[flow/design.v]
module decoder(
input [1:0]alu_fn,
output reg arith_enable,cmp_enable,logic_enable,shift_enable
);
always @(*) begin
        arith_enable=0;
        logic_enable=0;
        cmp_enable=0;
        shift_enable=0;
    case (alu_fn)
       2'b00: arith_enable=1;
       2'b01: logic_enable=1;
       2'b10: cmp_enable=1;
       2'b11: shift_enable=1;
    endcase
end
endmodule
module arith_unit#(parameter in_data_width=16,out_data_width=32)(
input signed [in_data_width-1:0]A,B,
input clk,rst,arith_enable,
input [1:0]alu_fn,
output  carry_out,
output reg arith_flag,
output reg signed[out_data_width-1:0]arith_out
);
assign carry_out=arith_out[in_data_width];
always @(posedge clk , negedge rst) begin
    if(!rst)begin
        arith_flag<=0;
        arith_out<=0;
    end
    else if(arith_enable) begin
        arith_flag<=1;
    case (alu_fn)
        2'b00: arith_out<=A + B;
        2'b01: arith_out<=A - B;
        2'b10: arith_out<=A * B;
        2'b11: arith_out<=(B == 0) ? 0 : A / B;
    endcase
    end
    else begin
        arith_flag<=0;
        arith_out<=0;
    end
end
endmodule
module logic_unit#(parameter in_data_width=16,out_data_width=16)(
input signed[in_data_width-1:0]  A,B,
input clk,rst,logic_enable,
input [1:0]alu_fn,
output reg logic_flag,
output reg [out_data_width-1:0]logic_out
);
reg logic_flag_next;
reg [out_data_width-1:0]logic_out_next;
always @(posedge clk , negedge rst) begin
    if(!rst)begin
        logic_out<=0;
        logic_flag<=0;
    end
    else begin
        logic_out<=logic_out_next;
        logic_flag<=logic_flag_next;
    end    
end
always @(*) begin
    if(logic_enable) begin
        logic_flag_next=1;
    case (alu_fn)
        2'b00: logic_out_next= A & B;
        2'b01: logic_out_next= A | B;
        2'b10: logic_out_next=~(A & B);
        2'b11: logic_out_next=~(A | B);
    endcase
    end
    else begin
        logic_flag_next=0;
        logic_out_next=0;
    end
end
endmodule
module cmp_unit#(parameter in_data_width=16,out_data_width=16)(
input [in_data_width-1:0]A,B,
input clk,rst,cmp_enable,
input [1:0]alu_fn,
output reg cmp_flag,
output reg [out_data_width-1:0]cmp_out
);
always @(posedge clk , negedge rst) begin
    if(!rst)begin
        cmp_out<=0;
        cmp_flag<=0;
    end
    else if(cmp_enable) begin
        cmp_flag<=1;
    case (alu_fn)
        2'b00: cmp_out<=0;
        2'b01: cmp_out<=(A==B)?1:0;
        2'b10: cmp_out<=(A>B)?2:0;
        2'b11: cmp_out<=(A<B)?3:0;
    endcase
    end
    else begin
        cmp_out<=0;
        cmp_flag<=0;
    end
end
endmodule
module shift_unit#(parameter in_data_width=16,out_data_width=16)(
input [in_data_width-1:0]A,B,
input clk,rst,shift_enable,
input [1:0]alu_fn,
output reg shift_flag,
output reg [out_data_width-1:0]shift_out
);
always @(posedge clk , negedge rst) begin
    if(!rst)begin
        shift_flag<=0;
        shift_out<=0;
    end
    else if(shift_enable) begin
        shift_flag<=1;
    case (alu_fn)
        2'b00: shift_out<=A>>1;
        2'b01: shift_out<=A<<1;
        2'b10: shift_out<=B>>1;
        2'b11: shift_out<=B<<1;
    endcase
    end
    else begin
        shift_flag<=0;
        shift_out<=0;
    end
end
endmodule
module parameterized_signed_alu #(parameter in_data_width=16,out_data_width=16,arith_out_data_width=32)(
input signed [in_data_width-1:0]A,B,
input clk,rst,
input [3:0]alu_fn,
output shift_flag,arith_flag,logic_flag,cmp_flag,carry_out,
output [out_data_width-1:0]shift_out,logic_out,cmp_out,
output signed[arith_out_data_width-1:0] arith_out
);
wire arith_enable,shift_enable,logic_enable,cmp_enable;
arith_unit dut0(
.A(A),
.B(B),
.clk(clk),
.rst(rst),
.arith_enable(arith_enable),
.alu_fn(alu_fn[1:0]),
.carry_out(carry_out),
.arith_flag(arith_flag),
.arith_out(arith_out)
);
logic_unit dut1(
.A(A),
.B(B),
.clk(clk),
.rst(rst),
.logic_enable(logic_enable),
.alu_fn(alu_fn[1:0]),
.logic_flag(logic_flag),
.logic_out(logic_out)
);
cmp_unit   dut2(
.A(A),
.B(B),
.clk(clk),
.rst(rst),
.cmp_enable(cmp_enable),
.alu_fn(alu_fn[1:0]),
.cmp_flag(cmp_flag),
.cmp_out(cmp_out)
);
shift_unit dut3(
.A(A),
.B(B),
.clk(clk),
.rst(rst),
.shift_enable(shift_enable),
.alu_fn(alu_fn[1:0]),
.shift_flag(shift_flag),
.shift_out(shift_out)
);
decoder dut4(
.alu_fn(alu_fn[3:2]),
.arith_enable(arith_enable),
.cmp_enable(cmp_enable),
.logic_enable(logic_enable),
.shift_enable(shift_enable)
);
endmodule
[flow/config.mk]
export PLATFORM = sky130hd
export DESIGN_NAME = parameterized_signed_alu
export DESIGN_NICKNAME = parameterized_signed_alu
export VERILOG_FILES = /design/flow/design.v
export SDC_FILE = /design/flow/constraint.sdc
export NUM_CORES = 4
export LEC_CHECK = 0
export CAP_MARGIN = 20
export CORE_ASPECT_RATIO = 1.9
export CORE_MARGIN = 2
export CORE_UTILIZATION = 40
export CTS_CLUSTER_DIAMETER = 277
export CTS_CLUSTER_SIZE = 100
export SLEW_MARGIN = 20
[flow/constraint.sdc]
create_clock -name core_clock -period 85.0 [get_ports {clk}]
set_input_delay 17.0000 -clock core_clock [delete_from_list [all_inputs] [get_ports {clk}]]
set_output_delay 17.0000 -clock core_clock [all_outputs]
set_load 0.01 [all_outputs]
[flow/run.sh]
#!/bin/bash
# the make line also repeats each setting of config.mk as NAME=value (left out here)
make -C /OpenROAD-flow-scripts/flow DESIGN_CONFIG=/design/flow/config.mk WORK_HOME=/design/flow/orfs CLKGATE_MAP_FILE= finish
==> results_slide.txt, run 1 <==
Run Summary

Synthesis
  – Asr flop ratio synth: 1.000
  – Unique masters post-synth: 107
  – Commonest cells post-synth: ha_1 (662), nand2_1 (610), nor2_1 (597)
  – Post-synthesis cell count: 5857
  – Post-synth EDFFs: 0
  – Aoi share: 0.2498
  – Cell area after synthesis: about 0.043 mm2
  – Biggest area cells: ha_1 (19%), fa_1 (12%), xnor2_1 (6.0%)
  – Register share after synthesis: 0.04039
  – Post-Synth XOR/XNOR Area: 0.08665
  – Yosys cell count: 5857
  – Synthesized flop and latch total: 70
  – Adder Area Share: 0.3129
  – Yosys warning tally: 5
  – Synth area leader: ha_1
  – Commonest flop: dfrtp_1
  – Mapped Avg Cell Area: about 7.4 um2
  – Main logic family: adder cells
  – Chip Area, Yosys: 0.04336 mm2
  – Simple-Gate Area Share: 0.2117
  – Synth top area share: 0.1910
  – Synth top cell by count: ha_1
  – MUX area fraction: 0.03410

Worst setup path
  – Worst-path maximum fanout: 17
  – Worst Path Buf+Inv: 46
  – Crit. path cell count: about 320
  – Top cell by count, worst path: buf_4
  – Crit-path slowest cell: a211oi_1
  – Crit path from: B[0]
  – CP Data Required Time: 85.24 ns
  – Critical path type: primary input to flip-flop
  – CP Data Arrival Time: between 80 and 90 ns
  – CP delay by family, top: AND-OR/OR-AND gates
  – Crit path largest cell delay: 0.97 ns
  – Crit. End Element: flip-flop
  – CP endpoint: dut0.arith_out[11]$_DFF_PN0_
  – Startpoint Class: primary input

CTS
  – Clock buffer count from CTS: 9
  – Clock-pin slew on the worst setup and hold paths: around 0.080 ns
  – Hold buffer count at CTS: 0
  – Clk root buf: clkbuf_16
  – H-tree depth: 3
  – CTS tree: yes
  – Buffer levels on the longest clock path: 2
  – Clock sinks: ~70

Floorplan
  – Row cnt: roughly 170
  – Die W: 242.9 um
  – Die area: 0.1112 mm2
  – Die height: around 460 um
  – Boundary Pins: 123
  – CORE AREA: between 0.1 and 0.15 mm2
  – FP Util: 0.4031

Global routing
  – Total Routing Usage GR: 0.3767
  – Largest net degree at the start of global routing: around 60
  – Vias in the first global route: 53050
  – Total grt overflow: 0
  – First-pass GRT wire length: approximately 310000 um
  – Initial antenna violation count: 7

Placed design
  – Place WS: -4.436 ns
  – IO buf count: 108
  – Placed cell area: 0.05604 mm2
  – Final Wtd Congestion: 1.067
  – Detailed placer's ending HPWL: 175100 um

Status
  – Status: complete, no violations

Timing
  – Worst Slack Setup Final: ~2.3 ns
  – Final setup vio count: 0
  – Final hold violation count: 0
  – Setup TNS: 0 ns
  – Max Fclk: about 12 MHz
  – Slew Limit Fails: 0
  – Final Cycle Share: 0.9729
  – Minimum clock period: 82.70 ns
  – Worst rel slew slack: 0.1671
  – Least-Margin Pin Slew: 1.240 ns
  – RSZ-0062 raised after global routing: yes
  – Hold WS: 16.46 ns

Final layout
  – Area growth, synth to finish: 34.42%
  – Fin nets: 8246
  – Final instance area: 0.05829 mm2

Drt
  – First DRT Iteration DRCs: ~3200
  – WL per Instance: 24.74 um
  – Total wire length: 215600 um
  – Vias/cell: 5.856
  – DRC: 0
  – Routed via count: 51050
  – Drt first pass iters: 6
  – Post-route ant nets: 0

Hold path
  – Worst Hold Class: primary input to async pin

Job
  – Log Warnings: a little over 60
  – Number of max-cap violations: 0
==> what timing repair did <==
| action | 4_1_cts | 5_1_grt |
|---|---|---|
| gates resized | 76 | 267 |
| cloned | 0 | 1 |
| pin swaps | 10 | 86 |
| hold endpoints to repair | 0 | 0 |
| setup buffers | 4 | 57 |
| setup endpoints to repair | 32 | 32 |
==> cell type report <==
type / count / area [um2]
multi-input cells: 5233 / 41080
repair buffers: 1474 / 11510
diodes: 2 / 5.005
inverters: 494 / 1854
well taps: 1428 / 1787
clock buffers: 9 / 225.2
fillers: 10740 / 49300
flip-flops and latches: 70 / 1752
clock inverters: 7 / 71.32
==> per-layer routing <==
metal  up-vias  wire length (um)  global-route usage  share of wire
li1      23540                 -                   -              -
met1     24280             65890              0.3265           0.31
met2      2140            108600              0.6914           0.50
met3      1089             12020             0.06117          0.056
met4         6             29100              0.4210           0.13
met5         -                44                   0        0.00020
==> per-stage QoR <==
stage,cells,utilization
after floorplan,6021,-
after global placement,8637,0.5208
after detailed placement,8637,0.5209
after CTS,8657,0.5267
after global routing,8715,0.5417
final,8717,0.5418
==> run 2, diff against run 1 <==
- ABC_AREA: unset -> 1
- CORE_ASPECT_RATIO: 1.9 -> unset
- CORE_UTILIZATION: 40 -> 72
- CTS_CLUSTER_DIAMETER: 277 -> 225
- clock period: 85.0 -> 93.6 ns (I/O delays scaled with it)
==> results_slide.txt, run 2 <==
Run Summary

Worst setup path
  – Worst-path maximum fanout: 16
  – Crit path from: B[0]
  – Crit-path slowest cell: a221oi_1
  – CP delay by family, top: simple AND/OR/NAND/NOR gates
  – Critical path type: primary input to flip-flop
  – CP Data Arrival Time: 89.52 ns
  – Crit path largest cell delay: 0.66 ns
  – Crit. End Element: flip-flop
  – CP Data Required Time: 93.80 ns
  – CP endpoint: dut0.arith_out[11]$_DFF_PN0_
  – Worst Path Buf+Inv: 93
  – Startpoint Class: primary input
  – Top cell by count, worst path: nand2_1
  – Crit. path cell count: slightly below 600

CTS
  – Buffer levels on the longest clock path: 2
  – Hold buffer count at CTS: 0
  – Clk root buf: clkbuf_16
  – Clock sinks: about 70
  – CTS tree: yes
  – Clock buffer count from CTS: 9
  – Clock-pin slew on the worst setup and hold paths: ~0.06 ns
  – H-tree depth: 3

Floorplan
  – Die W: 248.4 um
  – CORE AREA: 0.05902 mm2
  – FP Util: 0.7287
  – Boundary Pins: 123
  – Die height: 248.4 um
  – Die area: about 0.062 mm2
  – Row cnt: 89

Final layout
  – Fin nets: 7822
  – Area growth, synth to finish: 12.26%
  – Final instance area: 0.04828 mm2

Synthesis
  – Post-synth EDFFs: 0
  – Cell area after synthesis: 0.04301 mm2
  – MUX area fraction: 0.001949
  – Yosys warning tally: 5
  – Biggest area cells: ha_1 (19%), nand2_1 (14%), fa_1 (12%)
  – Synthesized flop and latch total: 70
  – Main logic family: adder cells
  – Synth top area share: 0.1926
  – Chip Area, Yosys: 0.04301 mm2
  – Yosys cell count: 6501
  – Mapped Avg Cell Area: 6.616 um2
  – Synth area leader: ha_1
  – Post-Synth XOR/XNOR Area: 0.07735
  – Synth top cell by count: nand2_1
  – Unique masters post-synth: 83
  – Adder Area Share: 0.3155
  – Commonest cells post-synth: nand2_1 (1639), inv_1 (1099), ha_1 (662)
  – Asr flop ratio synth: 1.000
  – Aoi share: 0.1640
  – Commonest flop: dfrtp_1
  – Register share after synthesis: 0.04073
  – Post-synthesis cell count: 6501
  – Simple-Gate Area Share: 0.2591

Placed design
  – Final Wtd Congestion: 1.048
  – Placed cell area: between 0.04 and 0.05 mm2
  – Detailed placer's ending HPWL: around 110000 um
  – IO buf count: ~110

Global routing
  – Vias in the first global route: 41560
  – Largest net degree at the start of global routing: around 71
  – Total Routing Usage GR: 0.4235
  – Initial antenna violation count: 6
  – Total grt overflow: 0
  – First-pass GRT wire length: between 200000 and 250000 um

Drt
  – Post-route ant nets: 0
  – Total wire length: 143000 um
  – DRC: 0
  – WL per Instance: 18.73 um
  – First DRT Iteration DRCs: 4870
  – Vias/cell: 5.939
  – Routed via count: 45360
  – Drt first pass iters: 9

Status
  – Status: complete, no violations

Timing
  – Least-Margin Pin Slew: 1.241 ns
  – Final hold violation count: 0
  – Slew Limit Fails: 0
  – Final Cycle Share: 0.9543
  – Minimum clock period: 89.32 ns
  – Worst rel slew slack: 0.1664
  – Final setup vio count: 0
  – Max Fclk: 11.20 MHz

Hold path
  – Worst Hold Class: primary input to async pin

Job
  – Log Warnings: 62
  – Number of max-cap violations: 0
## run 2: cell type report
class | count | area, um2
multi-input combinational | 5238 | 37330
fill | 4279 | 10740
inverter | 1159 | 4483
timing repair buffer | 366 | 3347
sequential | 70 | 1752
tap | 773 | 967.2
clock buffer | 10 | 239.0
timing repair inverter | 14 | 97.59
clock inverter | 6 | 68.82
antenna | 1 | 2.502
## run 2: metrics by stage
| stage | util | std cells | hold slack [ns] | TNS (ns) | setup WS [ns] |
|---|---|---|---|---|---|
| after floorplan | - | 6665 | 18.42 | 0 | 6.115 |
| after global placement | 0.7612 | 7462 | 18.91 | 0 | 0.003375 |
| after detailed placement | 0.7612 | 7462 | 18.93 | -66.54 | -2.860 |
| after CTS | 0.7683 | 7485 | 18.53 | 0 | 0.01312 |
| after global routing | 0.8180 | 7636 | 18.58 | -43.09 | -1.713 |
| final | 0.8181 | 7637 | 18.50 | 0 | 4.281 |
## run 2: per-layer routing
layer  track usage  vias to the layer above  part of all wire
met3       0.08887                      692              0.12
met5             0                        -           0.00048
met2        0.6648                     2638              0.44
met1        0.5498                    20660              0.37
met4        0.2164                       10             0.066
li1              -                    21360                 -
## run 2: timing repair
item | in CTS | in global routing
setup buffers | 2 | 128
gates resized | 18 | 386
setup endpoints to repair | 32 | 32
cloned | 5 | 23
pin swaps | 1 | 99
==> run 3, diff against run 2 <==
- ABC_AREA: 1 -> unset
- CORE_ASPECT_RATIO: unset -> 1.85
- CORE_UTILIZATION: 72 -> 43
- CTS_CLUSTER_DIAMETER: 225 -> 277
- PLACE_DENSITY: unset -> 0.72
- SLEW_MARGIN: 20 -> 10
- TNS_END_PERCENT: unset -> 40
- clock period: 93.6 -> 85.0 ns (I/O delays scaled with it)
==> results_slide.txt, run 3 <==
Run Summary

Worst setup path
  – Startpoint Class: primary input
  – CP endpoint: dut0.arith_out[17]$_DFF_PN0_
  – Crit. path cell count: roughly 320
  – CP Data Required Time: 85.20 ns
  – Crit path largest cell delay: 0.84 ns
  – Crit path from: B[6]
  – Worst-path maximum fanout: 24
  – Worst Path Buf+Inv: 39
  – CP Data Arrival Time: 83.22 ns
  – Critical path type: primary input to flip-flop
  – Crit. End Element: flip-flop
  – Crit-path slowest cell: nor3_1
  – CP delay by family, top: AND-OR/OR-AND gates

Global routing
  – Total grt overflow: 0
  – Total Routing Usage GR: 0.3994
  – Initial antenna violation count: 8
  – Vias in the first global route: ~53000
  – First-pass GRT wire length: 310700 um
  – Largest net degree at the start of global routing: 63

Floorplan
  – CORE AREA: approximately 0.1 mm2
  – Die area: approximately 0.10 mm2
  – Row cnt: 158
  – Boundary Pins: roughly 120
  – FP Util: 0.4335
  – Die W: 237.5 um
  – Die height: 435.9 um

Hold path
  – Worst Hold Class: primary input to async pin

Synthesis
  – Synthesized flop and latch total: 70
  – Simple-Gate Area Share: 0.2117
  – Post-Synth XOR/XNOR Area: 0.08665
  – Register share after synthesis: 0.04039
  – Aoi share: 0.2498
  – Cell area after synthesis: 0.04336 mm2
  – Synth area leader: ha_1
  – Mapped Avg Cell Area: approximately 7.4 um2
  – Commonest flop: dfrtp_1
  – Main logic family: adder cells
  – Biggest area cells: ha_1 (19%), fa_1 (12%), xnor2_1 (6.0%)
  – Asr flop ratio synth: 1.000
  – Post-synth EDFFs: 0
  – Unique masters post-synth: 107
  – Commonest cells post-synth: ha_1 (662), nand2_1 (610), nor2_1 (597)
  – Chip Area, Yosys: 0.04336 mm2
  – Yosys warning tally: 5
  – Synth top area share: 0.1910
  – Adder Area Share: 0.3129
  – Post-synthesis cell count: between 5000 and 6000
  – Synth top cell by count: ha_1
  – MUX area fraction: 0.03410
  – Yosys cell count: ~5900

Timing
  – Least-Margin Pin Slew: 1.148 ns
  – Slew Limit Fails: 0
  – Final hold violation count: 0
  – Max Fclk: 12.05 MHz
  – Final Cycle Share: 0.9767
  – Worst rel slew slack: 0.2305
  – Final setup vio count: 0
  – Worst Slack Setup Final: just under 2 ns
  – Minimum clock period: just over 80 ns

Final layout
  – Finished Layout Cells: 8568
  – Area growth, synth to finish: 33.51%
  – Fillers: about 9400
  – Fin nets: just over 8000
  – Final instance area: 0.05790 mm2
  – Logic area: approximately 0.041 mm2
  – Flop area: around 0.0018 mm2

Drt
  – Drt first pass iters: 6
  – Routed via count: 51960
  – Total wire length: 213100 um
  – First DRT Iteration DRCs: 3344
  – WL per Instance: about 25 um
  – Post-route ant nets: 0
  – Vias/cell: slightly above 6
  – DRC: 0

CTS
  – Buffer levels on the longest clock path: 2
  – Hold buffer count at CTS: 0
  – Clk root buf: clkbuf_16
  – CTS tree: yes
  – Clock-pin slew on the worst setup and hold paths: 0.06 ns
  – Clock sinks: approximately 70
  – Clock buffer count from CTS: 9
  – H-tree depth: 3

Placed design
  – Place WS: -2.699 ns
  – Final Wtd Congestion: 1.115
  – IO buf count: 108
  – Placed cell area: 0.05585 mm2
  – Placed cells: between 8000 and 9000
  – Detailed placer's ending HPWL: 170600 um

Job
  – Number of max-cap violations: 0
  – Log Warnings: approximately 60

Status
  – Status: complete, no violations
## run 3: final cells by class
cell class,instances,area share
timing repair buffer,1472,0.1977
antenna,3,0.0001297
sequential,70,0.03026
inverter,494,0.03203
multi-input combinational,5233,0.7069
clock inverter,6,0.001210
clock buffer,10,0.004128
tap,1280,0.02766
## run 3: layer usage
layer	routed length, um	global-route usage
met4	29860	0.4491
met5	57	0
met1	64660	0.3542
met2	103800	0.7095
met3	14730	0.07955
## run 3: stage by stage
step / TNS (ns) / hold slack, ns / util
after global routing: -33.99 / 16.45 / 0.5787
final: 0 / 16.46 / 0.5788
after floorplan: 0 / 16.70 / -
after global placement: -58.33 / 16.84 / 0.5583
after detailed placement: -76.59 / 16.84 / 0.5583
after CTS: 0 / 16.46 / 0.5642
## run 3: timing repair
item	4_1_cts	5_1_grt
setup buffers	5	45
endpoints found under the setup margin	32	32
gates resized	61	251
gates cloned	0	1
endpoints found under the hold margin	0	0
pin swaps	7	74
==> run 4, diff against run 3 <==
- ABC_AREA: unset -> 0
- CAP_MARGIN: 20 -> 35
- CELL_PAD_IN_SITES_DETAIL_PLACEMENT: unset -> 0
- CORE_ASPECT_RATIO: 1.85 -> unset
- CORE_UTILIZATION: 43 -> 72
- CTS_CLUSTER_DIAMETER: 277 -> 27
- CTS_CLUSTER_SIZE: 100 -> 25
- MAX_ROUTING_LAYER: unset -> met4
- PLACE_DENSITY: 0.72 -> unset
- PLACE_DENSITY_LB_ADDON: unset -> 0.26
- SLEW_MARGIN: 10 -> 40
- TNS_END_PERCENT: 40 -> unset
- clock period: 85.0 -> 116.0 ns (I/O delays scaled with it)
==> results_slide.txt, run 4 <==
Run Summary

Status
  – Status: complete, no violations

Synthesis
  – Chip Area, Yosys: ~0.043 mm2
  – Unique masters post-synth: ~110
  – Adder Area Share: 0.3129
  – Main logic family: adder cells
  – Synth top cell by count: ha_1
  – MUX area fraction: 0.03410
  – Commonest cells post-synth: ha_1 (662), nand2_1 (610), nor2_1 (597)
  – Post-synth EDFFs: 0
  – Synth top area share: 0.1910
  – Aoi share: 0.2498
  – Synth area leader: ha_1
  – Commonest flop: dfrtp_1
  – Biggest area cells: ha_1 (19%), fa_1 (12%), xnor2_1 (6.0%)
  – Cell area after synthesis: 0.04336 mm2
  – Register share after synthesis: 0.04039
  – Asr flop ratio synth: 1.000
  – Yosys cell count: 5857
  – Post-Synth XOR/XNOR Area: 0.08665
  – Simple-Gate Area Share: 0.2117
  – Yosys warning tally: 5
  – Post-synthesis cell count: 5857
  – Synthesized flop and latch total: 70
  – Mapped Avg Cell Area: 7.404 um2

Drt
  – Drt first pass iters: 14
  – Post-Route M1 WL: 56720 um
  – Vias/cell: slightly above 7
  – Post-route ant nets: 0
  – Total wire length: 162600 um
  – DRC: 0
  – Routed via count: 48000
  – First DRT Iteration DRCs: 6143
  – WL per Instance: 23.95 um
  – Top Layer Used: met4
  – Met3 routed WL: around 23000 um
  – Met2 wire length: 67950 um

Placed design
  – IO buf count: approximately 110
  – Placed cells: around 6800
  – Placed cell area: 0.04588 mm2
  – Detailed placer's ending HPWL: around 130000 um
  – Final Wtd Congestion: 1.103

Worst setup path
  – Worst Path Buf+Inv: 17
  – Worst-path maximum fanout: 37
  – Crit. End Element: flip-flop
  – CP endpoint: dut0.arith_out[8]$_DFF_PN0_
  – CP Data Arrival Time: 111.02 ns
  – CP Data Required Time: 116.21 ns
  – Crit-path slowest cell: nor2_1
  – Startpoint Class: primary input
  – Top cell by count, worst path: ha_1
  – Crit. path cell count: 292
  – CP delay by family, top: AND-OR/OR-AND gates
  – Crit path largest cell delay: 0.91 ns
  – Crit path from: B[1]
  – Critical path type: primary input to flip-flop

Global routing
  – Total grt overflow: 0
  – Vias in the first global route: 46510
  – First-pass GRT wire length: 251400 um
  – Total Routing Usage GR: 0.5235
  – Largest net degree at the start of global routing: 71
  – Initial antenna violation count: 6

Floorplan
  – Die area: 0.06221 mm2
  – Boundary Pins: about 120
  – CORE AREA: approximately 0.059 mm2
  – Die W: about 250 um
  – Row cnt: 89
  – FP Util: 0.7320
  – Die height: between 200 and 250 um

Timing
  – Final Cycle Share: 0.9552
  – Slew Limit Fails: 0
  – Final hold violation count: 0
  – RSZ-0062 raised after global routing: no
  – Setup TNS: 0 ns
  – Minimum clock period: 110.81 ns
  – Least-Margin Pin Slew: 0.9671 ns
  – Final setup vio count: 0
  – Worst rel slew slack: 0.3509
  – Max Fclk: between 9 and 10 MHz

Job
  – Number of max-cap violations: 0
  – Log Warnings: 60

Final layout
  – Area growth, synth to finish: 6.659%
  – Fin nets: 6968
  – Final instance area: between 0.04 and 0.05 mm2
  – Finished Layout Cells: 6792
  – Fillers: 4366

CTS
  – Setup bufs post-CTS: 0
  – H-tree depth: 3
  – Clock buffer count from CTS: 9
  – CTS tree: yes
  – Buffer levels on the longest clock path: 2
  – Hold buffer count at CTS: 0
  – Clk root buf: clkbuf_16
  – Clock sinks: 70
  – Post-cts sizing count: 0
  – Clock-pin slew on the worst setup and hold paths: 0.07 ns

Hold path
  – Worst Hold Class: primary input to async pin
-- run 4: layout make-up --
type | instances | area (um2) | area share
Antenna cell | 10 | 25.02 | 0.0005410
Clock buffer | 10 | 229.0 | 0.004950
Clock inverter | 6 | 68.82 | 0.001488
Inverter | 494 | 1854 | 0.04009
Multi-Input combinational cell | 5233 | 39610 | 0.8563
Sequential cell | 70 | 1752 | 0.03787
Tap cell | 773 | 967.2 | 0.02091
Timing Repair Buffer | 196 | 1750 | 0.03785
-- run 4: metrics by stage --
stage | setup slack, ns | hold slack [ns] | util
final | 5.192 | 22.84 | 0.7807
after global routing | 0.4991 | 22.89 | 0.7806
after CTS | 8.513 | 22.88 | 0.7795
after detailed placement | 8.382 | 23.28 | 0.7745
after global placement | 9.586 | 23.40 | 0.7739
after floorplan | 20.19 | 22.90 | -
-- run 4: routing by layer --
| layer | GRT usage | vias to the layer above |
|---|---|---|
| met5 | - | - |
| met4 | 0.3824 | 0 |
| met3 | 0.1589 | 1334 |
| met2 | 0.7743 | 3803 |
| met1 | 0.6005 | 21870 |
| li1 | - | 20990 |
==> run 5, diff against run 4 <==
- CORE_UTILIZATION: 72 -> 23
- CTS_CLUSTER_DIAMETER: 27 -> 164
- CTS_CLUSTER_SIZE: 25 -> unset
- PLACE_DENSITY_LB_ADDON: 0.26 -> unset
- clock period: 116.0 -> 104.0 ns (I/O delays scaled with it)
==> results_slide.txt, run 5 <==
Run Summary

Synthesis
  – Aoi share: 0.2498
  – Synth top area share: 0.1910
  – Chip Area, Yosys: about 0.043 mm2
  – Register share after synthesis: 0.04039
  – Adder Area Share: 0.3129
  – Synthesized flop and latch total: 70
  – Simple-Gate Area Share: 0.2117
  – Synth top cell by count: ha_1
  – Commonest flop: dfrtp_1
  – Synth area leader: ha_1
  – Post-synthesis cell count: 5857
  – Asr flop ratio synth: 1.000
  – Mapped Avg Cell Area: 7.404 um2
  – Post-Synth XOR/XNOR Area: 0.08665
  – Unique masters post-synth: 107
  – Cell area after synthesis: 0.04336 mm2
  – Yosys warning tally: 5
  – MUX area fraction: 0.03410
  – Main logic family: adder cells
  – Post-synth EDFFs: 0
  – Yosys cell count: roughly 5900
  – Biggest area cells: ha_1 (19%), fa_1 (12%), xnor2_1 (6.0%)
  – Commonest cells post-synth: ha_1 (662), nand2_1 (610), nor2_1 (597)

Job
  – Log Warnings: 60
  – Number of max-cap violations: 0

Worst setup path
  – Top cell by count, worst path: ha_1
  – Critical path type: primary input to flip-flop
  – Worst-path maximum fanout: 27
  – Crit. path cell count: 310
  – CP Data Arrival Time: about 99 ns
  – Worst Path Buf+Inv: 31
  – Crit. End Element: flip-flop
  – Crit-path slowest cell: or4b_2
  – Crit path largest cell delay: ~0.65 ns
  – CP delay by family, top: AND-OR/OR-AND gates
  – Crit path from: B[1]
  – Startpoint Class: primary input
  – CP Data Required Time: about 100 ns
  – CP endpoint: dut0.arith_out[16]$_DFF_PN0_

Final layout
  – Fin nets: 7090
  – Flop area: 0.001752 mm2
  – Logic area: between 0.03 and 0.04 mm2
  – Final instance area: 0.04958 mm2
  – Area growth, synth to finish: 14.33%
  – Fillers: 20490

Global routing
  – First-pass GRT wire length: approximately 270000 um
  – Initial antenna violation count: 7
  – Total Routing Usage GR: 0.1898
  – Total grt overflow: 0
  – Largest net degree at the start of global routing: 54
  – Vias in the first global route: 44230

Timing
  – Max Fclk: between 10 and 15 MHz
  – Minimum clock period: 99.02 ns
  – Setup TNS: 0 ns
  – Worst Slack Setup Final: ~5 ns
  – Hold WS: around 20 ns
  – Slew Limit Fails: 0
  – Least-Margin Pin Slew: 0.9813 ns
  – Final Cycle Share: 0.9522
  – Final setup vio count: 0
  – Final hold violation count: 0
  – Worst rel slew slack: 0.3411
  – RSZ-0062 raised after global routing: no

Status
  – Status: complete, no violations

CTS
  – Clock sinks: 70
  – Buffer levels on the longest clock path: 2
  – Clk root buf: clkbuf_16
  – Clock buffer count from CTS: 9
  – CTS tree: yes
  – Hold buffer count at CTS: 0
  – H-tree depth: 3
  – Clock-pin slew on the worst setup and hold paths: 0.07 ns

Floorplan
  – Boundary Pins: 123
  – Die W: ~440 um
  – Row cnt: 159
  – CORE AREA: between 0.15 and 0.2 mm2
  – Die area: 0.1920 mm2
  – FP Util: 0.2312
  – Die height: 438.2 um

Drt
  – Vias/cell: 5.276
  – Drt first pass iters: 5
  – Total wire length: 182900 um
  – Routed via count: 45530
  – DRC: 0
  – Post-route ant nets: 0
  – First DRT Iteration DRCs: ~4100
  – WL per Instance: 21.20 um

Placed design
  – IO buf count: 108
  – Place WS: 0.4189 ns
  – Detailed placer's ending HPWL: 147300 um
  – Placed cell area: ~0.049 mm2
  – Final Wtd Congestion: roughly 1

Hold path
  – Worst Hold Class: primary input to async pin
[run 5: cell type report]
| cell class | instances | share of cell area |
|---|---|---|
| inverters | 494 | 0.03745 |
| flip-flops and latches | 70 | 0.03533 |
| well taps | 2495 | 0.06296 |
| repair buffers | 318 | 0.05524 |
| clock buffers | 9 | 0.004542 |
| clock inverters | 7 | 0.0009590 |
| diodes | 4 | 0.0002019 |
| multi-input cells | 5233 | 0.8033 |
[run 5: metal layers]
metal | part of all wire | vias to the layer above | GRT usage
met5 | 0 | - | -
met4 | 0.066 | 0 | 0.1060
met3 | 0.060 | 454 | 0.01640
met2 | 0.45 | 1912 | 0.3028
met1 | 0.42 | 21930 | 0.2358
li1 | - | 21230 | -
[run 5: stage by stage]
step | cells | util
finish | 8630 | 0.2643
global route | 8629 | 0.2643
CTS | 8614 | 0.2625
detailed placement | 8598 | 0.2611
global placement | 8597 | 0.2608
floorplan | 6021 | -
[run 5: what timing repair did]
item	CTS	global route
buffers inserted	0	12
resized	0	47
endpoints found under the setup margin	0	32
==> run 6, diff against run 5 <==
- ABC_AREA: 0 -> unset
- CAP_MARGIN: 35 -> 20
- CELL_PAD_IN_SITES_DETAIL_PLACEMENT: 0 -> unset
- CORE_UTILIZATION: 23 -> 67
- CTS_CLUSTER_DIAMETER: 164 -> unset
- HOLD_SLACK_MARGIN: unset -> -0.09
- SLEW_MARGIN: 40 -> 20
- TNS_END_PERCENT: unset -> 5
- clock period: 104.0 -> 79.2 ns (I/O delays scaled with it)
==> results_slide.txt, run 6 <==
Flow Results at a Glance

CTS
  – H-tree depth: 3
  – Clock buffer count from CTS: 9
  – Buffer levels on the longest clock path: 2
  – Hold buffer count at CTS: 0
  – Clk root buf: clkbuf_16
  – Clock sinks: about 70

Synthesis
  – Biggest area cells: ha_1 (19%), fa_1 (12%), xnor2_1 (6.0%)
  – Synth top area share: 0.1910
  – Yosys cell count: about 5900
  – Simple-Gate Area Share: 0.2117
  – Cell area after synthesis: 0.04336 mm2
  – Synthesized flop and latch total: 70
  – Chip Area, Yosys: 0.04336 mm2
  – MUX area fraction: 0.03410
  – Aoi share: 0.2498
  – Post-Synth XOR/XNOR Area: 0.08665
  – Register share after synthesis: 0.04039
  – Unique masters post-synth: 107
  – Commonest flop: dfrtp_1
  – Synth top cell by count: ha_1
  – Adder Area Share: 0.3129
  – Post-synthesis cell count: 5857
  – Main logic family: adder cells
  – Mapped Avg Cell Area: 7.404 um2
  – Commonest cells post-synth: ha_1 (662), nand2_1 (610), nor2_1 (597)
  – Asr flop ratio synth: 1.000
  – Post-synth EDFFs: 0
  – Synth area leader: ha_1
  – Yosys warning tally: 5

Floorplan
  – FP Util: 0.6751
  – Die area: 0.06677 mm2
  – Die W: 258.4 um
  – Boundary Pins: 123
  – CORE AREA: approximately 0.064 mm2
  – Die height: 258.4 um
  – Row cnt: between 90 and 100

Placed design
  – Place WS: -3.317 ns
  – Final Wtd Congestion: 1.118
  – Detailed placer's ending HPWL: about 130000 um
  – IO buf count: 108

Status
  – Stopped at: global routing
  – Status: aborted with a tool error
==> run 6: stage by stage <==
step,TNS (ns),cell area (um2),instances,utilization
after floorplan,0,44820,6021,-
after global placement,-51.42,53590,7771,0.8342
after CTS,0,54560,7822,0.8494
after detailed placement,-96.39,53590,7771,0.8342
==> run 6: timing repair <==
item,4_1_cts
setup endpoints to repair,32
pin swaps,36
gates resized,110
buffers inserted,35
gates cloned,0
==> run 7, diff against run 6 <==
- CORE_UTILIZATION: 67 -> 70
- CTS_CLUSTER_DIAMETER: unset -> 344
- HOLD_SLACK_MARGIN: -0.09 -> unset
- TNS_END_PERCENT: 5 -> unset
- clock period: 79.2 -> 69.8 ns (I/O delays scaled with it)
==> results_slide.txt, run 7 <==
Flow Results at a Glance

Synthesis
  – Adder Area Share: 0.3129
  – Post-synth EDFFs: 0
  – MUX area fraction: 0.03410
  – Aoi share: 0.2498
  – Asr flop ratio synth: 1.000
  – Main logic family: adder cells
  – Unique masters post-synth: 107
  – Chip Area, Yosys: 0.04336 mm2
  – Synthesized flop and latch total: 70
  – Yosys cell count: between 5000 and 6000
  – Commonest flop: dfrtp_1
  – Post-Synth XOR/XNOR Area: 0.08665
  – Synth area leader: ha_1
  – Register share after synthesis: 0.04039
  – Cell area after synthesis: 0.04336 mm2
  – Synth top area share: 0.1910
  – Biggest area cells: ha_1 (19%), fa_1 (12%), xnor2_1 (6.0%)
  – Synth top cell by count: ha_1
  – Mapped Avg Cell Area: 7.404 um2
  – Commonest cells post-synth: ha_1 (662), nand2_1 (610), nor2_1 (597)
  – Post-synthesis cell count: between 5000 and 6000
  – Yosys warning tally: 5
  – Simple-Gate Area Share: 0.2117

Floorplan
  – FP Util: 0.7053
  – Die area: 0.06396 mm2
  – Die height: 252.9 um
  – Boundary Pins: 123
  – Die W: around 250 um
  – Row cnt: roughly 90
  – CORE AREA: ~0.061 mm2

Placed design
  – Final Wtd Congestion: 1.153
  – IO buf count: 108

Status
  – Stopped at: detailed placement
  – Status: aborted with a tool error
  – Tool error: Error: detail_place.tcl, 38 bad optional access
[run 7: metrics by stage]
stage,TNS (ns),hold WS (ns)
2_1_floorplan,-124.80,13.66
3_3_place_gp,-160.92,14.16
==> run 8, diff against run 7 <==
- ABC_AREA: unset -> 0
- CAP_MARGIN: 20 -> 15
- CELL_PAD_IN_SITES_DETAIL_PLACEMENT: unset -> 0
- CORE_UTILIZATION: 70 -> 71
- CTS_CLUSTER_DIAMETER: 344 -> 164
- clock period: 69.8 -> 69.2 ns (I/O delays scaled with it)
==> results_slide.txt, run 8 <==
Flow Results at a Glance

Status
  – Status: aborted with a tool error
  – Stopped at: detailed placement
  – Tool error: [ERROR DPL-0038] Utilization greater than 100%, impossible to legalize

Synthesis
  – Synth top cell by count: ha_1
  – Post-synthesis cell count: 5857
  – Register share after synthesis: 0.04039
  – Asr flop ratio synth: 1.000
  – Synth top area share: 0.1910
  – Simple-Gate Area Share: 0.2117
  – Main logic family: adder cells
  – MUX area fraction: 0.03410
  – Synth area leader: ha_1
  – Chip Area, Yosys: 0.04336 mm2
  – Post-Synth XOR/XNOR Area: 0.08665
  – Synthesized flop and latch total: roughly 70
  – Yosys warning tally: 5
  – Commonest cells post-synth: ha_1 (662), nand2_1 (610), nor2_1 (597)
  – Aoi share: 0.2498
  – Mapped Avg Cell Area: 7.404 um2
  – Cell area after synthesis: 0.04336 mm2
  – Yosys cell count: just under 6000
  – Adder Area Share: 0.3129
  – Biggest area cells: ha_1 (19%), fa_1 (12%), xnor2_1 (6.0%)
  – Unique masters post-synth: 107
  – Commonest flop: dfrtp_1
  – Post-synth EDFFs: 0

Floorplan
  – Die W: about 250 um
  – Row cnt: 90
  – CORE AREA: 0.06036 mm2
  – Boundary Pins: 123
  – Die area: approximately 0.063 mm2
  – FP Util: 0.7184
  – Die height: 251.1 um

Placed design
  – IO buf count: between 100 and 150
  – Final Wtd Congestion: around 1.2
## run 8: stage by stage
| step | hold slack (ns) | instances |
|---|---|---|
| floorplan | 13.54 | 6021 |
| global placement | 14.02 | 8556 |
==> run 9, diff against run 8 <==
- ABC_AREA: 0 -> unset
- CAP_MARGIN: 15 -> 20
- CELL_PAD_IN_SITES_DETAIL_PLACEMENT: 0 -> unset
- CELL_PAD_IN_SITES_GLOBAL_PLACEMENT: unset -> 0
- CORE_ASPECT_RATIO: unset -> 0.65
- CORE_UTILIZATION: 71 -> 60
- CTS_CLUSTER_DIAMETER: 164 -> 322
- GPL_ROUTABILITY_DRIVEN: unset -> 0
- GPL_TIMING_DRIVEN: unset -> 0
- PLACE_DENSITY_LB_ADDON: unset -> 0.01
- SETUP_SLACK_MARGIN: unset -> 2.26
- SLEW_MARGIN: 20 -> 35
- TNS_END_PERCENT: unset -> 15
- clock period: 69.2 -> 136.0 ns (I/O delays scaled with it)
==> results_slide.txt, run 9 <==
Run Summary

Timing
  – Max Fclk: about 7.7 MHz
  – Final Cycle Share: 0.9565
  – Worst rel slew slack: 0.2549
  – Slew Limit Fails: 0
  – Minimum clock period: 130.09 ns
  – Hold WS: 26.65 ns
  – Least-Margin Pin Slew: 1.111 ns
  – RSZ-0062 raised after global routing: no
  – Final hold violation count: 0
  – Final setup vio count: 0
  – Setup TNS: 0 ns

Floorplan
  – Die W: 337.5 um
  – Die height: 220.7 um
  – FP Util: 0.6060
  – Row cnt: 79
  – Boundary Pins: about 120
  – CORE AREA: 0.07156 mm2
  – Die area: 0.07449 mm2

Synthesis
  – MUX area fraction: 0.03410
  – Post-synth EDFFs: 0
  – Chip Area, Yosys: 0.04336 mm2
  – Asr flop ratio synth: 1.000
  – Main logic family: adder cells
  – Synth area leader: ha_1
  – Synth top area share: 0.1910
  – Aoi share: 0.2498
  – Cell area after synthesis: 0.04336 mm2
  – Commonest cells post-synth: ha_1 (662), nand2_1 (610), nor2_1 (597)
  – Synthesized flop and latch total: roughly 70
  – Yosys cell count: 5857
  – Adder Area Share: 0.3129
  – Post-synthesis cell count: slightly below 6000
  – Mapped Avg Cell Area: 7.404 um2
  – Biggest area cells: ha_1 (19%), fa_1 (12%), xnor2_1 (6.0%)
  – Unique masters post-synth: ~110
  – Commonest flop: dfrtp_1
  – Register share after synthesis: 0.04039
  – Post-Synth XOR/XNOR Area: 0.08665
  – Synth top cell by count: ha_1
  – Yosys warning tally: 5
  – Simple-Gate Area Share: 0.2117

Drt
  – Vias/cell: 6.639
  – Top Layer Used: met4
  – Routed via count: 47540
  – Met2 wire length: about 63000 um
  – Post-route ant nets: 0
  – First DRT Iteration DRCs: 7292
  – WL per Instance: 23.84 um
  – Total wire length: 170700 um
  – Post-Route M1 WL: 71010 um
  – Drt first pass iters: 10
  – DRC: 0
  – Met3 routed WL: between 20000 and 30000 um

Worst setup path
  – Crit path largest cell delay: ~0.95 ns
  – CP Data Arrival Time: 130.33 ns
  – Crit. End Element: flip-flop
  – Crit-path slowest cell: a211oi_1
  – Startpoint Class: primary input
  – Crit path from: B[0]
  – Crit. path cell count: 327
  – CP delay by family, top: AND-OR/OR-AND gates
  – Top cell by count, worst path: clkbuf_1
  – Worst Path Buf+Inv: 58
  – Worst-path maximum fanout: 15
  – CP endpoint: dut0.arith_out[29]$_DFF_PN0_
  – CP Data Required Time: 136.25 ns
  – Critical path type: primary input to flip-flop

CTS
  – Clock buffer count from CTS: 9
  – CTS tree: yes
  – H-tree depth: 3
  – Clock-pin slew on the worst setup and hold paths: 0.06 ns
  – Clock sinks: approximately 70
  – Buffer levels on the longest clock path: 2
  – Hold buffer count at CTS: 0
  – Clk root buf: clkbuf_16

Final layout
  – Fin nets: 7141
  – Flop area: 0.001752 mm2
  – Fillers: about 6500
  – Area growth, synth to finish: 9.019%
  – Finished Layout Cells: 7160
  – Logic area: 0.03965 mm2

Status
  – Status: complete, no violations

Hold path
  – Worst Hold Class: primary input to async pin

Placed design
  – Placed cells: 7136
  – IO buf count: 108
  – Detailed placer's ending HPWL: 141600 um

Job
  – Log Warnings: around 60
  – Number of max-cap violations: 0

Global routing
  – Largest net degree at the start of global routing: 55
  – Total grt overflow: 0
  – Initial antenna violation count: 8
  – Vias in the first global route: 42860
  – First-pass GRT wire length: 255000 um
  – Total Routing Usage GR: 0.4608
==> run 9: routing by layer <==
metal  vias up  global-route usage
li1      21370                   -
met5         -                   -
met1     22150              0.6365
met3       552              0.1882
met4         0              0.1381
met2      3461              0.6029
==> run 9: area by class of cell <==
class / instances / area share
Antenna cell: 6 / 0.0003176
Buffer: 224 / 0.01985
Clock buffer: 10 / 0.004843
Clock inverter: 6 / 0.001482
Inverter: 494 / 0.03943
Multi-Input combinational cell: 5233 / 0.8388
Sequential cell: 70 / 0.03705
Tap cell: 972 / 0.02573
Timing Repair Buffer: 145 / 0.03250
==> run 9: metrics by stage <==
| step | utilization | cell area [um2] | worst slack (ns) |
|---|---|---|---|
| after floorplan | - | 43980 | 36.19 |
| after global placement | 0.6467 | 46280 | 6.929 |
| after detailed placement | 0.6547 | 46850 | 10.13 |
| after CTS | 0.6589 | 47150 | 10.08 |
| after global routing | 0.6606 | 47270 | 2.496 |
| final | 0.6606 | 47280 | 5.911 |
==> run 9: what timing repair did <==
| item | CTS | global route |
|---|---|---|
| setup endpoints to repair | 0 | 21 |
| resized | 0 | 13 |
| setup buffers | 0 | 2 |
==> run 10, diff against run 9 <==
- ABC_AREA: unset -> 0
- CAP_MARGIN: 20 -> 35
- CELL_PAD_IN_SITES_DETAIL_PLACEMENT: unset -> 0
- CELL_PAD_IN_SITES_GLOBAL_PLACEMENT: 0 -> unset
- CORE_ASPECT_RATIO: 0.65 -> unset
- CORE_UTILIZATION: 60 -> 71
- CTS_CLUSTER_DIAMETER: 322 -> 164
- GPL_ROUTABILITY_DRIVEN: 0 -> unset
- GPL_TIMING_DRIVEN: 0 -> unset
- HOLD_SLACK_MARGIN: unset -> -0.08
- PLACE_DENSITY_LB_ADDON: 0.01 -> unset
- SETUP_SLACK_MARGIN: 2.26 -> 4.34
- SLEW_MARGIN: 35 -> 20
- TNS_END_PERCENT: 15 -> unset
- clock period: 136.0 -> 81.4 ns (I/O delays scaled with it)
==> results_slide.txt, run 10 <==
Flow Results at a Glance

Global routing
  – Total grt overflow: 311
  – Total Routing Usage GR: 0.8841

Floorplan
  – Boundary Pins: 123
  – Die area: 0.06307 mm2
  – CORE AREA: 0.06036 mm2
  – FP Util: 0.7184
  – Row cnt: 90
  – Die W: 251.1 um
  – Die height: 251.1 um

Status
  – Tool error: [ERROR GRT-0232] Routing congestion too high. Check the congestion heatmap in the GUI.
  – Stopped at: global routing
  – Status: aborted with a tool error

Synthesis
  – Cell area after synthesis: 0.04336 mm2
  – MUX area fraction: 0.03410
  – Main logic family: adder cells
  – Chip Area, Yosys: 0.04336 mm2
  – Post-Synth XOR/XNOR Area: 0.08665
  – Adder Area Share: 0.3129
  – Synth top area share: 0.1910
  – Register share after synthesis: 0.04039
  – Biggest area cells: ha_1 (19%), fa_1 (12%), xnor2_1 (6.0%)
  – Commonest cells post-synth: ha_1 (662), nand2_1 (610), nor2_1 (597)
  – Synth area leader: ha_1
  – Asr flop ratio synth: 1.000
  – Unique masters post-synth: around 110
  – Commonest flop: dfrtp_1
  – Aoi share: 0.2498
  – Simple-Gate Area Share: 0.2117
  – Yosys cell count: 5857
  – Post-synthesis cell count: 5857
  – Yosys warning tally: 5
  – Mapped Avg Cell Area: 7.404 um2
  – Post-synth EDFFs: 0
  – Synthesized flop and latch total: 70
  – Synth top cell by count: ha_1

Placed design
  – Placed cells: 6960
  – Detailed placer's ending HPWL: 130600 um
  – Final Wtd Congestion: 1.164
  – IO buf count: 108
  – Place WS: -2.711 ns

CTS
  – Clock buffer count from CTS: 9
  – Clock sinks: 70
  – Clk root buf: clkbuf_16
  – H-tree depth: 3
  – Hold buffer count at CTS: 0
  – Buffer levels on the longest clock path: 2
## run 10: per-layer routing
layer | overflow | global-route usage
met1 | 22 | 0.8756
met2 | 169 | 0.9827
met3 | 21 | 0.7802
met4 | 99 | 0.8648
met5 | - | -
## run 10: timing repair
item                       in CTS
gates cloned                   11
pin swaps                     153
setup buffers                 191
setup endpoints to repair      32
resized                       330
## run 10: through the flow
step / instance area, um2 / setup TNS, ns / hold WS (ns)
detailed placement: 48630 / -66.59 / 16.24
floorplan: 45930 / 0 / 15.98
CTS: 51990 / 0 / 15.85
global placement: 48600 / -29.61 / 16.23
==> run 11, diff against run 10 <==
- CAP_MARGIN: 35 -> 0
- CORE_UTILIZATION: 71 -> 68
- CTS_CLUSTER_DIAMETER: 164 -> 27
- CTS_CLUSTER_SIZE: unset -> 36
- HOLD_SLACK_MARGIN: -0.08 -> unset
- SETUP_SLACK_MARGIN: 4.34 -> unset
- SLEW_MARGIN: 20 -> 40
- clock period: 81.4 -> 116.0 ns (I/O delays scaled with it)
==> results_slide.txt, run 11 <==
Run Summary

Drt
  – Routed via count: 46760
  – Vias/cell: ~6.8
  – Post-route ant nets: 0
  – Total wire length: 158600 um
  – Drt first pass iters: 10
  – DRC: 0
  – First DRT Iteration DRCs: 5413
  – WL per Instance: 23.13 um

Placed design
  – IO buf count: 108
  – Placed cell area: 0.04598 mm2
  – Detailed placer's ending HPWL: about 120000 um
  – Placed cells: about 7000
  – Final Wtd Congestion: roughly 1.1

Synthesis
  – Aoi share: 0.2498
  – Synthesized flop and latch total: about 70
  – Biggest area cells: ha_1 (19%), fa_1 (12%), xnor2_1 (6.0%)
  – MUX area fraction: 0.03410
  – Simple-Gate Area Share: 0.2117
  – Register share after synthesis: 0.04039
  – Synth top area share: 0.1910
  – Chip Area, Yosys: 0.04336 mm2
  – Main logic family: adder cells
  – Post-Synth XOR/XNOR Area: 0.08665
  – Post-synthesis cell count: 5857
  – Mapped Avg Cell Area: 7.404 um2
  – Yosys cell count: 5857
  – Cell area after synthesis: 0.04336 mm2
  – Yosys warning tally: 5
  – Asr flop ratio synth: 1.000
  – Commonest cells post-synth: ha_1 (662), nand2_1 (610), nor2_1 (597)
  – Synth area leader: ha_1
  – Synth top cell by count: ha_1
  – Commonest flop: dfrtp_1
  – Unique masters post-synth: 107
  – Post-synth EDFFs: 0
  – Adder Area Share: 0.3129

Floorplan
  – FP Util: 0.6874
  – Row cnt: 92
  – Die height: 256.5 um
  – CORE AREA: around 0.063 mm2
  – Die area: 0.06581 mm2
  – Die W: 256.5 um
  – Boundary Pins: 123

Worst setup path
  – Crit. End Element: flip-flop
  – Startpoint Class: primary input
  – Top cell by count, worst path: ha_1
  – Crit. path cell count: 295
  – CP Data Required Time: 116.27 ns
  – Crit path from: B[0]
  – Crit path largest cell delay: 0.87 ns
  – CP endpoint: dut0.arith_out[16]$_DFF_PN0_
  – Critical path type: primary input to flip-flop
  – Crit-path slowest cell: nor2_1
  – CP delay by family, top: AND-OR/OR-AND gates
  – CP Data Arrival Time: between 100 and 150 ns
  – Worst-path maximum fanout: 37
  – Worst Path Buf+Inv: 21

Final layout
  – Final instance area: 0.04633 mm2
  – Finished Layout Cells: 6857
  – Fin nets: between 6000 and 7000
  – Area growth, synth to finish: 6.832%

Status
  – Status: complete, no violations

Timing
  – Max Fclk: roughly 9 MHz
  – Slew Limit Fails: 0
  – Minimum clock period: around 110 ns
  – Worst rel slew slack: 0.3379
  – Setup TNS: 0 ns
  – Final hold violation count: 0
  – Final setup vio count: 0
  – Least-Margin Pin Slew: 0.9861 ns
  – Final Cycle Share: 0.9417
  – RSZ-0062 raised after global routing: no

Job
  – Number of max-cap violations: 0
  – Log Warnings: 62

CTS
  – Post-cts sizing count: 0
  – CTS tree: yes
  – Clk root buf: clkbuf_16
  – Buffer levels on the longest clock path: 2
  – Hold buffer count at CTS: 0
  – Clock buffer count from CTS: 9
  – Setup bufs post-CTS: 0
  – H-tree depth: 3
  – Clock-pin slew on the worst setup and hold paths: 0.10 ns
  – Clock sinks: 70

Global routing
  – Initial antenna violation count: 2
  – Total grt overflow: 0
  – Vias in the first global route: 45140
  – Largest net degree at the start of global routing: 71
  – First-pass GRT wire length: around 250000 um
  – Total Routing Usage GR: 0.4816

Hold path
  – Worst Hold Class: primary input to async pin
-- run 11: metrics by stage --
stage / util / setup WS [ns] / hold slack (ns)
after floorplan: - / 20.19 / 22.90
after global placement: 0.7283 / 9.963 / 23.44
after detailed placement: 0.7289 / 9.620 / 23.31
after CTS: 0.7335 / 9.673 / 22.89
after global routing: 0.7344 / 2.305 / 22.74
final: 0.7344 / 6.759 / 22.70
-- run 11: cell type report --
class,count,area (um2)
Antenna cell,3,7.507
Clock buffer,9,225.2
Fill cell,5206,16750
Clock inverter,7,62.56
Tap cell,846,1059
Sequential cell,70,1752
Inverter,494,1857
Multi-Input combinational cell,5233,39630
Timing Repair Buffer,195,1735
-- run 11: layer usage --
| metal | vias up | track usage | wire length (um) |
|---|---|---|---|
| li1 | 21020 | - | - |
| met1 | 21760 | 0.5664 | 57690 |
| met2 | 3042 | 0.7308 | 68130 |
| met3 | 949 | 0.1055 | 19080 |
| met4 | 0 | 0.3398 | 13690 |
| met5 | - | - | 0 |
==> run 12, diff against run 11 <==
- ABC_AREA: 0 -> unset
- CAP_MARGIN: 0 -> 20
- CELL_PAD_IN_SITES_DETAIL_PLACEMENT: 0 -> unset
- CORE_UTILIZATION: 68 -> 64
- CTS_CLUSTER_DIAMETER: 27 -> unset
- CTS_CLUSTER_SIZE: 36 -> unset
- SLEW_MARGIN: 40 -> 20
- TNS_END_PERCENT: unset -> 5
- clock period: 116.0 -> 79.6 ns (I/O delays scaled with it)
==> results_slide.txt, run 12 <==
Run Summary

Drt
  – First DRT Iteration DRCs: 7545
  – Post-route ant nets: 0
  – Routed via count: 54130
  – Total wire length: 188200 um
  – DRC: 0
  – Vias/cell: 6.716
  – WL per Instance: around 23 um
  – Drt first pass iters: 12

Floorplan
  – FP Util: 0.6457
  – Die area: 0.06985 mm2
  – Die height: 264.3 um
  – CORE AREA: 0.06716 mm2
  – Row cnt: 95
  – Boundary Pins: 123
  – Die W: 264.3 um

Final layout
  – Finished Layout Cells: ~8000
  – Logic area: 0.04272 mm2
  – Flop area: 0.001752 mm2
  – Fillers: 3797
  – Fin nets: 8137
  – Area growth, synth to finish: 34.93%

Synthesis
  – Yosys warning tally: 5
  – Chip Area, Yosys: 0.04336 mm2
  – Main logic family: adder cells
  – MUX area fraction: 0.03410
  – Post-synthesis cell count: 5857
  – Biggest area cells: ha_1 (19%), fa_1 (12%), xnor2_1 (6.0%)
  – Asr flop ratio synth: 1.000
  – Synth top area share: 0.1910
  – Synth top cell by count: ha_1
  – Adder Area Share: 0.3129
  – Aoi share: 0.2498
  – Post-Synth XOR/XNOR Area: 0.08665
  – Mapped Avg Cell Area: 7.404 um2
  – Unique masters post-synth: between 100 and 150
  – Synthesized flop and latch total: 70
  – Cell area after synthesis: 0.04336 mm2
  – Post-synth EDFFs: 0
  – Register share after synthesis: 0.04039
  – Synth area leader: ha_1
  – Simple-Gate Area Share: 0.2117
  – Yosys cell count: slightly below 6000
  – Commonest cells post-synth: ha_1 (662), nand2_1 (610), nor2_1 (597)
  – Commonest flop: dfrtp_1

Placed design
  – Final Wtd Congestion: 1.131
  – Placed cells: 7863
  – IO buf count: 108
  – Detailed placer's ending HPWL: ~140000 um

Worst setup path
  – Startpoint Class: primary input
  – Crit path largest cell delay: ~0.8 ns
  – CP delay by family, top: AND-OR/OR-AND gates
  – Top cell by count, worst path: buf_4
  – Worst-path maximum fanout: 20
  – Worst Path Buf+Inv: between 40 and 50
  – Critical path type: primary input to flip-flop
  – Crit-path slowest cell: o21ai_0
  – CP endpoint: dut0.arith_out[25]$_DFF_PN0_
  – Crit path from: B[9]
  – CP Data Required Time: 79.87 ns
  – Crit. End Element: flip-flop
  – CP Data Arrival Time: approximately 80 ns
  – Crit. path cell count: 314

Job
  – Number of max-cap violations: 0
  – Log Warnings: 62

CTS
  – Clock buffer count from CTS: 9
  – CTS tree: yes
  – Clk root buf: clkbuf_16
  – Buffer levels on the longest clock path: 2
  – Clock-pin slew on the worst setup and hold paths: 0.07 ns
  – Hold buffer count at CTS: 0
  – H-tree depth: 3
  – Clock sinks: around 70

Timing
  – Final setup vio count: 25
  – Least-Margin Pin Slew: 1.313 ns
  – Final hold violation count: 0
  – Final Cycle Share: 1.005
  – Worst rel slew slack: 0.1181
  – Hold WS: between 15 and 20 ns
  – Minimum clock period: around 80 ns
  – Slew Limit Fails: 0
  – Worst Slack Setup Final: -0.4088 ns
  – Max Fclk: 12.50 MHz

Global routing
  – Largest net degree at the start of global routing: 71
  – Initial antenna violation count: 10
  – Total grt overflow: 0
  – Total Routing Usage GR: 0.4942
  – First-pass GRT wire length: 267100 um
  – Vias in the first global route: between 50000 and 60000

Status
  – Status: failed layout checks
  – Fail Reasons: setup timing

Hold path
  – Worst Hold Class: primary input to async pin
-- run 12: metal layers --
metal,routed length (um),track usage,vias up
li1,-,-,23350
met1,64360,0.5734,24900
met2,79610,0.7551,4193
met3,25840,0.1204,1682
met4,18410,0.3386,0
met5,0,-,-
-- run 12: stage by stage --
stage	setup TNS (ns)	area, um2	util	worst slack [ns]
floorplan	0	44770	-	0.003517
global placement	-56.66	54050	0.8048	-2.161
detailed placement	-110.27	54050	0.8048	-3.851
CTS	0	55060	0.8199	0.01631
global route	-74.87	58510	0.8712	-2.555
finish	-6.434	58510	0.8712	-0.4088
-- run 12: repair_timing --
action / in CTS / in global routing
pin swaps: 31 / 256
setup endpoints to repair: 32 / 32
gates resized: 110 / 503
setup buffers: 28 / 142
gates cloned: 0 / 5
-- run 12: cell type report --
| cell class | instances | share of cell area |
|---|---|---|
| multi-input cells | 5235 | 0.7301 |
| repair buffers | 1363 | 0.1838 |
| inverters | 494 | 0.03184 |
| flip-flops and latches | 70 | 0.02994 |
| well taps | 873 | 0.01867 |
| clock buffers | 9 | 0.003849 |
| clock inverters | 7 | 0.001411 |
| diodes | 9 | 0.0003849 |
==> run 13, diff against run 12 <==
- CORE_UTILIZATION: 64 -> 54
- MAX_ROUTING_LAYER: met4 -> unset
- TNS_END_PERCENT: 5 -> unset
- clock period: 79.6 -> 69.5 ns (I/O delays scaled with it)
==> results_slide.txt, run 13 <==
Run Summary

Status
  – Status: failed layout checks
  – Fail Reasons: setup timing

Worst setup path
  – CP Data Required Time: about 70 ns
  – CP delay by family, top: AND-OR/OR-AND gates
  – CP endpoint: dut0.arith_out[16]$_DFF_PN0_
  – Worst-path maximum fanout: 8
  – Top cell by count, worst path: buf_4
  – Crit path from: B[0]
  – Worst Path Buf+Inv: between 40 and 50
  – Startpoint Class: primary input
  – CP Data Arrival Time: 75.67 ns
  – Crit path largest cell delay: 0.57 ns
  – Crit. path cell count: 321
  – Crit. End Element: flip-flop
  – Critical path type: primary input to flip-flop
  – Crit-path slowest cell: or4_4

Global routing
  – Total grt overflow: 0
  – Vias in the first global route: 54140
  – Total Routing Usage GR: 0.4573
  – Initial antenna violation count: 4
  – First-pass GRT wire length: 295900 um
  – Largest net degree at the start of global routing: 71

Placed design
  – Final Wtd Congestion: roughly 1.1
  – Placed cell area: 0.06180 mm2
  – IO buf count: around 110
  – Place WS: -7.888 ns
  – Detailed placer's ending HPWL: ~160000 um
  – Placed cells: 8892

Drt
  – Vias/cell: 6.193
  – Post-route ant nets: 0
  – Post-Route M1 WL: 77330 um
  – WL per Instance: 22.62 um
  – First DRT Iteration DRCs: 6074
  – DRC: 0
  – Total wire length: just over 200000 um
  – Met3 routed WL: 26140 um
  – Top Layer Used: met5
  – Drt first pass iters: 7
  – Routed via count: between 50000 and 60000
  – Met2 wire length: about 88000 um

Floorplan
  – Die height: 287.4 um
  – Die W: 287.4 um
  – Row cnt: 103
  – Die area: 0.08259 mm2
  – Boundary Pins: ~120
  – FP Util: 0.5471
  – CORE AREA: around 0.08 mm2

Synthesis
  – MUX area fraction: 0.03410
  – Cell area after synthesis: 0.04336 mm2
  – Adder Area Share: 0.3129
  – Yosys cell count: a little under 6000
  – Main logic family: adder cells
  – Synth top cell by count: ha_1
  – Chip Area, Yosys: 0.04336 mm2
  – Post-Synth XOR/XNOR Area: 0.08665
  – Post-synthesis cell count: approximately 5900
  – Biggest area cells: ha_1 (19%), fa_1 (12%), xnor2_1 (6.0%)
  – Commonest flop: dfrtp_1
  – Commonest cells post-synth: ha_1 (662), nand2_1 (610), nor2_1 (597)
  – Yosys warning tally: 5
  – Synth top area share: 0.1910
  – Post-synth EDFFs: 0
  – Register share after synthesis: 0.04039
  – Asr flop ratio synth: 1.000
  – Unique masters post-synth: 107
  – Synth area leader: ha_1
  – Synthesized flop and latch total: around 70
  – Simple-Gate Area Share: 0.2117
  – Aoi share: 0.2498
  – Mapped Avg Cell Area: 7.404 um2

Job
  – Number of max-cap violations: 0
  – Log Warnings: between 60 and 70

Timing
  – Worst Slack Setup Final: -5.887 ns
  – Final setup vio count: 32
  – Max Fclk: between 10 and 15 MHz
  – Worst rel slew slack: 0.1784
  – Hold WS: 13.61 ns
  – Final Cycle Share: 1.085
  – Final hold violation count: 0
  – RSZ-0062 raised after global routing: yes
  – Minimum clock period: 75.39 ns
  – Least-Margin Pin Slew: between 1 and 1.5 ns
  – Slew Limit Fails: 0

CTS
  – Clock sinks: 70
  – Clk root buf: clkbuf_16
  – Buffer levels on the longest clock path: 2
  – Clock buffer count from CTS: 9
  – Clock-pin slew on the worst setup and hold paths: 0.07 ns
  – CTS tree: yes
  – H-tree depth: 3

Final layout
  – Finished Layout Cells: 9159
  – Fin nets: 9063
  – Final design utilization: 0.8486
  – Final instance area: 0.06726 mm2
  – Area growth, synth to finish: 55.10%

Hold path
  – Worst Hold Class: primary input to async pin
[run 13: final cells by class]
cell class                      instances  area [um2]
Antenna cell                            5       12.51
Clock buffer                           10       229.0
Clock inverter                          6       70.07
Fill cell                            4930       12000
Inverter                              494        1874
Multi-Input combinational cell       5235       44130
Sequential cell                        70        1752
Tap cell                             1050        1314
Timing Repair Buffer                 2289       17870
[run 13: repair_timing]
action	in CTS	in global routing
hold buffers	0	0
gates cloned	2	3
resized	190	505
pin swaps	91	367
endpoints found under the setup margin	32	32
setup buffers	78	166
[run 13: per-stage QoR]
stage	TNS [ns]
2_1_floorplan	-132.48
3_3_place_gp	-195.56
3_5_place_dp	-237.58
4_1_cts	-132.70
5_1_grt	-252.16
6_report	-178.60
[run 13: routing by layer]
| layer | GRT usage | up-vias |
|---|---|---|
| met4 | 0.2607 | 4 |
| met1 | 0.5796 | 26560 |
| li1 | - | 25210 |
| met3 | 0.1217 | 1098 |
| met2 | 0.6997 | 3845 |
| met5 | 0.008721 | - |
